==> flow/design.v <==
`timescale 1ns / 1ps
module gain_core #(
    parameter integer DWIDTH = 16,  
    parameter integer GWIDTH = 16,  
    parameter integer FBITS  = 12   
)(
    input  wire                     clk,
    input  wire                     rst_n,      
    input  wire                     ce,         
    input  wire                     en,         
    input  wire signed [DWIDTH-1:0] data_i,     
    input  wire signed [GWIDTH-1:0] data_gain,  
    output reg  signed [DWIDTH-1:0] data_o      
);
    wire signed [DWIDTH+GWIDTH-1:0] mult_raw;
    wire signed [DWIDTH+GWIDTH-1:0] mult_rounded;
    wire signed [DWIDTH+GWIDTH-1-FBITS:0] mult_scaled;
    localparam signed [DWIDTH-1:0] MAX_VAL = {1'b0, {(DWIDTH-1){1'b1}}};  
    localparam signed [DWIDTH-1:0] MIN_VAL = {1'b1, {(DWIDTH-1){1'b0}}};  
    assign mult_raw = data_i * data_gain;
    assign mult_rounded = mult_raw + (1 << (FBITS-1));
    assign mult_scaled = mult_rounded >>> FBITS;
    always @(posedge clk) begin
        if (!rst_n) begin
            data_o <= 0;
        end else if (ce) begin
            if (!en) begin
                data_o <= data_i;
            end else begin
                if (mult_scaled > MAX_VAL) begin
                    data_o <= MAX_VAL;
                end else if (mult_scaled < MIN_VAL) begin
                    data_o <= MIN_VAL;
                end else begin
                    data_o <= mult_scaled[DWIDTH-1:0];
                end
            end
        end
    end
endmodule
`timescale 1ns / 1ps
module axis_gain_wrapper #(
    parameter integer C_S_AXI_DATA_WIDTH = 32,
    parameter integer C_S_AXI_ADDR_WIDTH = 4,
    parameter integer AUDIO_WIDTH        = 16,
    parameter integer GAIN_FBITS         = 12
)(
    input  wire aclk,
    input  wire aresetn,
    input  wire [31:0] s_axis_tdata,
    input  wire        s_axis_tlast,
    input  wire        s_axis_tvalid,
    output wire        s_axis_tready,
    output wire [31:0] m_axis_tdata,
    output wire        m_axis_tlast,
    output wire        m_axis_tvalid,
    input  wire        m_axis_tready,
    input  wire [C_S_AXI_ADDR_WIDTH-1:0] s_axi_awaddr,
    input  wire                          s_axi_awvalid,
    output reg                           s_axi_awready,
    input  wire [C_S_AXI_DATA_WIDTH-1:0] s_axi_wdata,
    input  wire [3:0]                    s_axi_wstrb,
    input  wire                          s_axi_wvalid,
    output reg                           s_axi_wready,
    output reg  [1:0]                    s_axi_bresp,
    output reg                           s_axi_bvalid,
    input  wire                          s_axi_bready,
    input  wire [C_S_AXI_ADDR_WIDTH-1:0] s_axi_araddr,
    input  wire                          s_axi_arvalid,
    output reg                           s_axi_arready,
    output reg  [C_S_AXI_DATA_WIDTH-1:0] s_axi_rdata,
    output reg  [1:0]                    s_axi_rresp,
    output reg                           s_axi_rvalid,
    input  wire                          s_axi_rready
);
    reg [31:0] reg_control;
    reg [31:0] reg_gain_l;
    reg [31:0] reg_gain_r;
    wire [1:0] addr_w = s_axi_awaddr[3:2];
    wire [1:0] addr_r = s_axi_araddr[3:2];
    always @(posedge aclk) begin
        if (!aresetn) begin
            s_axi_awready <= 1'b0;
            s_axi_wready  <= 1'b0;
            s_axi_bvalid  <= 1'b0;
            s_axi_bresp   <= 2'b00;
            reg_control <= 32'b0;
            reg_gain_l  <= 32'h0000_1000;  
            reg_gain_r  <= 32'h0000_1000;
        end else begin
            if (!s_axi_awready && s_axi_awvalid && s_axi_wvalid) begin
                s_axi_awready <= 1'b1;
                s_axi_wready  <= 1'b1;
                case (addr_w)
                    2'h0: reg_control <= s_axi_wdata;
                    2'h1: reg_gain_l  <= s_axi_wdata;
                    2'h2: reg_gain_r  <= s_axi_wdata;
                    default: ;
                endcase
            end else begin
                s_axi_awready <= 1'b0;
                s_axi_wready  <= 1'b0;
            end
            if (s_axi_awready && !s_axi_bvalid) begin
                s_axi_bvalid <= 1'b1;
                s_axi_bresp  <= 2'b00;
            end else if (s_axi_bready) begin
                s_axi_bvalid <= 1'b0;
            end
        end
    end
    always @(posedge aclk) begin
        if (!aresetn) begin
            s_axi_arready <= 1'b0;
            s_axi_rvalid  <= 1'b0;
            s_axi_rdata   <= 32'b0;
            s_axi_rresp   <= 2'b00;
        end else begin
            if (!s_axi_arready && s_axi_arvalid) begin
                s_axi_arready <= 1'b1;
                s_axi_rvalid  <= 1'b1;
                case (addr_r)
                    2'h0: s_axi_rdata <= reg_control;
                    2'h1: s_axi_rdata <= reg_gain_l;
                    2'h2: s_axi_rdata <= reg_gain_r;
                    default: s_axi_rdata <= 32'b0;
                endcase
            end else begin
                s_axi_arready <= 1'b0;
                if (s_axi_rvalid && s_axi_rready)
                    s_axi_rvalid <= 1'b0;
            end
        end
    end
    reg valid_d;
    reg last_d;
    wire stream_ready = m_axis_tready || !valid_d;
    assign s_axis_tready = stream_ready;
    assign m_axis_tvalid = valid_d;
    assign m_axis_tlast  = last_d;
    wire core_ce     = stream_ready;
    wire gain_enable = reg_control[0];
    gain_core #(
        .DWIDTH(AUDIO_WIDTH),
        .GWIDTH(16),
        .FBITS (GAIN_FBITS)
    ) u_gain_l (
        .clk       (aclk),
        .rst_n     (aresetn),
        .ce        (core_ce),
        .en        (gain_enable),
        .data_i    (s_axis_tdata[15:0]),
        .data_gain (reg_gain_l[15:0]),
        .data_o    (m_axis_tdata[15:0])
    );
    gain_core #(
        .DWIDTH(AUDIO_WIDTH),
        .GWIDTH(16),
        .FBITS (GAIN_FBITS)
    ) u_gain_r (
        .clk       (aclk),
        .rst_n     (aresetn),
        .ce        (core_ce),
        .en        (gain_enable),
        .data_i    (s_axis_tdata[31:16]),
        .data_gain (reg_gain_r[15:0]),
        .data_o    (m_axis_tdata[31:16])
    );
    always @(posedge aclk) begin
        if (!aresetn) begin
            valid_d <= 1'b0;
            last_d  <= 1'b0;
        end else if (stream_ready) begin
            valid_d <= s_axis_tvalid;
            last_d  <= s_axis_tlast;
        end
    end
endmodule
Settings: LEC_CHECK=0, ABC_AREA=1, CAP_MARGIN=0, CORE_ASPECT_RATIO=1.76, CORE_MARGIN=2, CORE_UTILIZATION=72, CTS_CLUSTER_DIAMETER=319, CTS_CLUSTER_SIZE=72, HOLD_SLACK_MARGIN=0.29, PLACE_DENSITY_LB_ADDON=0.06, SETUP_SLACK_MARGIN=2.58, SLEW_MARGIN=20, TNS_END_PERCENT=5; clock period 8.77 ns.
run.sh (not shown) runs the stock make flow with config.mk's settings and CLKGATE_MAP_FILE=.
The baseline finished with timing, DRC and antenna clean.
Edit:
ABC_AREA = unset   (was 1)
CAP_MARGIN = 20   (was 0)
CORE_ASPECT_RATIO = unset   (was 1.76)
CORE_UTILIZATION = 52   (was 72)
CTS_CLUSTER_DIAMETER = unset   (was 319)
CTS_CLUSTER_SIZE = 97   (was 72)
HOLD_SLACK_MARGIN = unset   (was 0.29)
PLACE_DENSITY_LB_ADDON = unset   (was 0.06)
SETUP_SLACK_MARGIN = unset   (was 2.58)
TNS_END_PERCENT = unset   (was 5)
clock period = 9.4 ns   (was 8.77 ns; I/O delays follow)
After rerunning: The changed run went through all stages and came out clean; cell area went down by about 8%; die size increases by about 30%; setup slack is worse by 0.67 ns.
Edit:
CORE_UTILIZATION = 70   (was 52)
CTS_CLUSTER_DIAMETER = 146   (was unset)
CTS_CLUSTER_SIZE = 50   (was 97)
clock period = 8.0 ns   (was 9.4 ns; I/O delays follow)
Global-route usage climbs by 10 points.
Design area goes up by a few percent.
Hold slack is worse by 0.0051 ns.
Die area went down by a quarter to a third.
First-iteration DRC count came out higher by about a fifth.
Area after synthesis does not change.
Routed wire length went up by a few percent.
Power climbs by a quarter to a third.
Worst setup slack degrades by 0.47 ns.
Edit:
CORE_UTILIZATION = 54   (was 70)
CTS_CLUSTER_DIAMETER = 216   (was 146)
CTS_CLUSTER_SIZE = 100   (was 50)
TNS_END_PERCENT = 5   (was unset)
=> Design area is about the same. Worst setup slack gets better by 0.054 ns. Global-route usage went down by 8.8 points.
Edit:
CORE_ASPECT_RATIO = 0.69   (was unset)
CORE_UTILIZATION = 29   (was 54)
CTS_CLUSTER_DIAMETER = unset   (was 216)
CTS_CLUSTER_SIZE = unset   (was 100)
GPL_TIMING_DRIVEN = 1   (was unset)
HOLD_SLACK_MARGIN = -0.1   (was unset)
MIN_ROUTING_LAYER = met2   (was unset)
PLACE_DENSITY = 0.56   (was unset)
The new run completed with no timing, DRC or antenna violations.
Count of clock-buffer cells in the layout goes down by 2.
Hold slack stays flat.
Worst setup slack degrades by 0.011 ns.
Die area increases by 85%.
Wire length went up by 11%.
Flip-flop count does not change.
Global-route usage went down by 3.8 points.
Clock skew fell by 0.0036 ns.


== P ==
RTL: the design.v shown in full above, as it stands there.
clock: 6.31 ns
lec_check: 0
cap_margin: 0
core_margin: 2
core_utilization: 72
cts_cluster_diameter: 230
cts_cluster_size: 99
place_density: 0.39
setup_slack_margin: -0.62
slew_margin: 20
tns_end_percent: 10
P completed end to end; final checks failed (setup timing).
Setup changes, P to Q
-- flow/config.mk --
<<< P, line 13
export PLACE_DENSITY = 0.39
export SETUP_SLACK_MARGIN = -0.62
export SLEW_MARGIN = 20
export TNS_END_PERCENT = 10
>>> Q, line 13
export PLACE_DENSITY = 0.39
export SLEW_MARGIN = 20
==> flow/constraint.sdc <==
create_clock -name core_clock -period 8.85 [get_ports {aclk}]
set_input_delay 1.7700 -clock core_clock [delete_from_list [all_inputs] [get_ports {aclk}]]
set_output_delay 1.7700 -clock core_clock [all_outputs]
set_load 0.01 [all_outputs]
[summary]
- Taking P as the reference, in Q number of violations of the max-capacitance limit stayed essentially flat; routed wire length -about 22%.
- Q: no failed stages, no open violations at the end
- First-pass GRT wire length went down by more than 10% going from P to Q.
Changes in R relative to Q:
-- flow/config.mk --
<<< Q, line 10
export CORE_UTILIZATION = 72
export CTS_CLUSTER_DIAMETER = 230
export CTS_CLUSTER_SIZE = 99
export PLACE_DENSITY = 0.39
export SLEW_MARGIN = 20
>>> R, line 10
export CORE_UTILIZATION = 72
export CTS_CLUSTER_DIAMETER = 40
export CTS_CLUSTER_SIZE = 41
export SETUP_SLACK_MARGIN = -0.44
export SLEW_MARGIN = 20
export TNS_END_PERCENT = 95
==> flow/constraint.sdc <==
create_clock -name core_clock -period 5.47 [get_ports {aclk}]
set_input_delay 1.0940 -clock core_clock [delete_from_list [all_inputs] [get_ports {aclk}]]
set_output_delay 1.0940 -clock core_clock [all_outputs]
set_load 0.01 [all_outputs]
## What came out
In R the implementation ran to completion but is not tape-out ready, as the final checks report setup timing.
R vs Q, number of antenna violations at the first check in global routing went up by 1.
R vs Q, instance count: R higher
Compared with Q, switching component of the power in R increased by more than half.
Taking Q as the reference point, the area of all placed cells without fillers of R rises by about 12%.
| depth of the critical timing path with buffers and inverters included | R vs Q | 8.0% lower |
Row part of the total power dissipated in combinational logic: R higher / Q lower
Input changes introduced in S (baseline for comparison: R):
==> flow/config.mk <==
export PLATFORM = sky130hd
export DESIGN_NAME = axis_gain_wrapper
export DESIGN_NICKNAME = axis_gain_wrapper
export VERILOG_FILES = /design/flow/design.v
export SDC_FILE = /design/flow/constraint.sdc
export NUM_CORES = 4
export LEC_CHECK = 0
export CAP_MARGIN = 20
export CORE_MARGIN = 2
export CORE_UTILIZATION = 57
export SLEW_MARGIN = 20
==> flow/constraint.sdc <==
create_clock -name core_clock -period 4.34 [get_ports {aclk}]
set_input_delay 0.8680 -clock core_clock [delete_from_list [all_inputs] [get_ports {aclk}]]
set_output_delay 0.8680 -clock core_clock [all_outputs]
set_load 0.01 [all_outputs]
### Flow results
[S] flow finished | final checks: failed | reasons: setup timing. Of the two candidates, R has the worse post-detailed-routing wire length and S the better one. S vs R: total die size up by more than a quarter. S ends up with a setup fix buffers added after clock tree synthesis that is about 80% higher than in R. S ended up with s_axis_tdata[26] as its worst setup path startpoint; R ended up with reg_gain_r[6].
Power figures rest on the tool's default switching activity, not on a simulated workload.
